// reciprocal_float
module reciprocal_float(
    input clk, rst,
    input start,
    input [31:0] x,
    output [31:0] out,
    output done, zero_flag
);
Size: about 1500 cells after synthesis, ~100 flip-flops, roughly 69 I/O pins, roughly 9400 µm² of cells after synthesis.
Settings: LEC_CHECK=0, ABC_AREA=1, CAP_MARGIN=20, CORE_MARGIN=2, CORE_UTILIZATION=72, CTS_CLUSTER_DIAMETER=360, CTS_CLUSTER_SIZE=72, PLACE_DENSITY_LB_ADDON=0.05, SETUP_SLACK_MARGIN=1.58, SLEW_MARGIN=20; clock period 5.56 ns.
run.sh (not shown) runs the stock make flow with config.mk's settings and CLKGATE_MAP_FILE=.
The starting point stopped in 5_1_grt with GRT-0232.
Rerun with:
- ABC_AREA: 1 -> unset
- CORE_UTILIZATION: 72 -> 39
- CTS_CLUSTER_DIAMETER: 360 -> unset
- CTS_CLUSTER_SIZE: 72 -> unset
- PLACE_DENSITY_LB_ADDON: 0.05 -> unset
- SETUP_SLACK_MARGIN: 1.58 -> unset
- clock period: 5.56 -> 11.9 ns (I/O delays scaled with it)
Outcome:
- This time the run went through all stages and came out clean
- synthesized cell count went down by a quarter to a third
- die size went up by well over a third
- synthesized area went down by a few percent
Rerun with:
- CORE_UTILIZATION: 39 -> 15
- clock period: 11.9 -> 6.48 ns (I/O delays scaled with it)
What happened: Utilization shrinks by 26 points. Worst setup slack degrades by 5.2 ns. Clock-buffer cell count grows by 2. Die size grows to 2.6 times its value.
Rerun with:
- ABC_AREA: unset -> 1
- CORE_UTILIZATION: 15 -> 66
- PLACE_DENSITY: unset -> 0.37
- clock period: 6.48 -> 3.82 ns (I/O delays scaled with it)
This time the run stopped in 5_1_grt.
Die area falls by 76%.
Area after synthesis is higher by 2.8%.
Synthesized cell count goes up by 37%.
Rerun with:
- ABC_AREA: 1 -> unset
- CORE_UTILIZATION: 66 -> 40
- PLACE_DENSITY: 0.37 -> unset
- clock period: 3.82 -> 11.0 ns (I/O delays scaled with it)
With this change the flow went through all stages and came out clean.
Die size increases by about 60%.
Synthesized area decreases by 2.7%.
Synthesized cell count decreases by about 27%.
Rerun with:
- CORE_ASPECT_RATIO: unset -> 0.5
- CORE_MARGIN: 2 -> 6
- CTS_CLUSTER_DIAMETER: unset -> 20
- CTS_CLUSTER_SIZE: unset -> 11
- GPL_TIMING_DRIVEN: unset -> 0
- TNS_END_PERCENT: unset -> 35
What happened:
- The changed run passed the timing, DRC and antenna checks
- non-clock buffer count came out higher by 70
- final area grows by a few percent
- sequential cell count stays the same

========
the reference run:
Starting RTL as in the previous note.
## reciprocal_float
module reciprocal_float(
    input clk, rst,
    input start,
    input [31:0] x,
    output [31:0] out,
    output done, zero_flag
);
export LEC_CHECK = 0
export ABC_AREA = 1
export CAP_MARGIN = 30
export CORE_ASPECT_RATIO = 0.74
export CORE_MARGIN = 8
export CORE_UTILIZATION = 19
export CTS_CLUSTER_SIZE = 47
export GPL_ROUTABILITY_DRIVEN = 0
export GPL_TIMING_DRIVEN = 0
export MAX_ROUTING_LAYER = met5
export MIN_ROUTING_LAYER = met2
export PLACE_DENSITY = 0.65
export SLEW_MARGIN = 25
export TNS_END_PERCENT = 30
create_clock -name core_clock -period 11.4 [get_ports {clk}]
Changes in the trial run relative to the reference run:
- SLEW_MARGIN now 20, was 25
- CORE_MARGIN now 2, was 8
- CORE_ASPECT_RATIO now 1.87, was 0.74
- GPL_TIMING_DRIVEN no longer set, was 0
- ABC_AREA no longer set, was 1
- MIN_ROUTING_LAYER no longer set, was met2
- CAP_MARGIN now 20, was 30
- GPL_ROUTABILITY_DRIVEN no longer set, was 0
- TNS_END_PERCENT now 35, was 30
- CTS_CLUSTER_SIZE now 93, was 47
- SETUP_SLACK_MARGIN now 3.11, previously not set
- CTS_CLUSTER_DIAMETER now 181, previously not set
Notes after the runs:
The trial run: done, clean on timing, DRC and antenna. The reference run | status: complete | timing, DRC, antenna: pass. Delta (the trial run minus the reference run): sequential share of layout area grew by 1.6 points, total cell area reported by yosys after synthesis shrank by 2.7%, XOR/XNOR share of the synthesized area grew by 1.7 points. The reference run vs the trial run, main combinational cell family by area after synthesis: simple AND/OR/NAND/NOR gates vs AND-OR/OR-AND gates.

========
## run 1
Starting RTL as in the previous note.
Design reciprocal_float, start of the top module:
module reciprocal_float(
    input clk, rst,
    input start,
    input [31:0] x,
    output [31:0] out,
    output done, zero_flag
);
==> flow/config.mk <==
export PLATFORM = sky130hd
export DESIGN_NAME = reciprocal_float
export DESIGN_NICKNAME = reciprocal_float
export VERILOG_FILES = /design/flow/design.v
export SDC_FILE = /design/flow/constraint.sdc
export NUM_CORES = 4
export LEC_CHECK = 0
export CAP_MARGIN = 25
export CELL_PAD_IN_SITES_GLOBAL_PLACEMENT = 0
export CORE_ASPECT_RATIO = 0.7
export CORE_MARGIN = 2
export CORE_UTILIZATION = 40
export GPL_ROUTABILITY_DRIVEN = 0
export MAX_ROUTING_LAYER = met4
export MIN_ROUTING_LAYER = met2
export PLACE_DENSITY_LB_ADDON = 0.08
export SETUP_SLACK_MARGIN = -0.57
export SLEW_MARGIN = 25
==> flow/constraint.sdc <==
create_clock -name core_clock -period 11.0 [get_ports {clk}]
set_input_delay 2.2000 -clock core_clock [delete_from_list [all_inputs] [get_ports {clk}]]
set_output_delay 2.2000 -clock core_clock [all_outputs]
set_load 0.01 [all_outputs]
Changes in run 2 relative to run 1:
Settings: CAP_MARGIN now 20, was 25; MIN_ROUTING_LAYER no longer set, was met2; PLACE_DENSITY_LB_ADDON no longer set, was 0.08; CELL_PAD_IN_SITES_GLOBAL_PLACEMENT no longer set, was 0; CORE_ASPECT_RATIO no longer set, was 0.7; SLEW_MARGIN now 20, was 25; GPL_ROUTABILITY_DRIVEN no longer set, was 0; SETUP_SLACK_MARGIN no longer set, was -0.57; MAX_ROUTING_LAYER no longer set, was met4; CORE_UTILIZATION now 44, was 40; the clock period (ns, I/O delays scaled along) now 6.16, was 11.0.
Findings:
Max least setup slack across all paths after layout across run 1 and run 2: run 1. Run 2 ends up with lower die area than run 1 does. Between run 2 and run 1, it is run 2 whose estimated wirelength of the detail-placed design is lower, by 4.5%. Going from run 1 to run 2, clock buffer and inverter area fraction after layout has remained practically unchanged, remaining max-slew budget at the tightest pin has decreased, proportion of cell area occupied by multi-input gates has decreased, final layout net count has increased, total global routing track utilization has decreased. Comparing run 1 and run 2, shortest clock period the worst path allows after layout is higher on run 1.
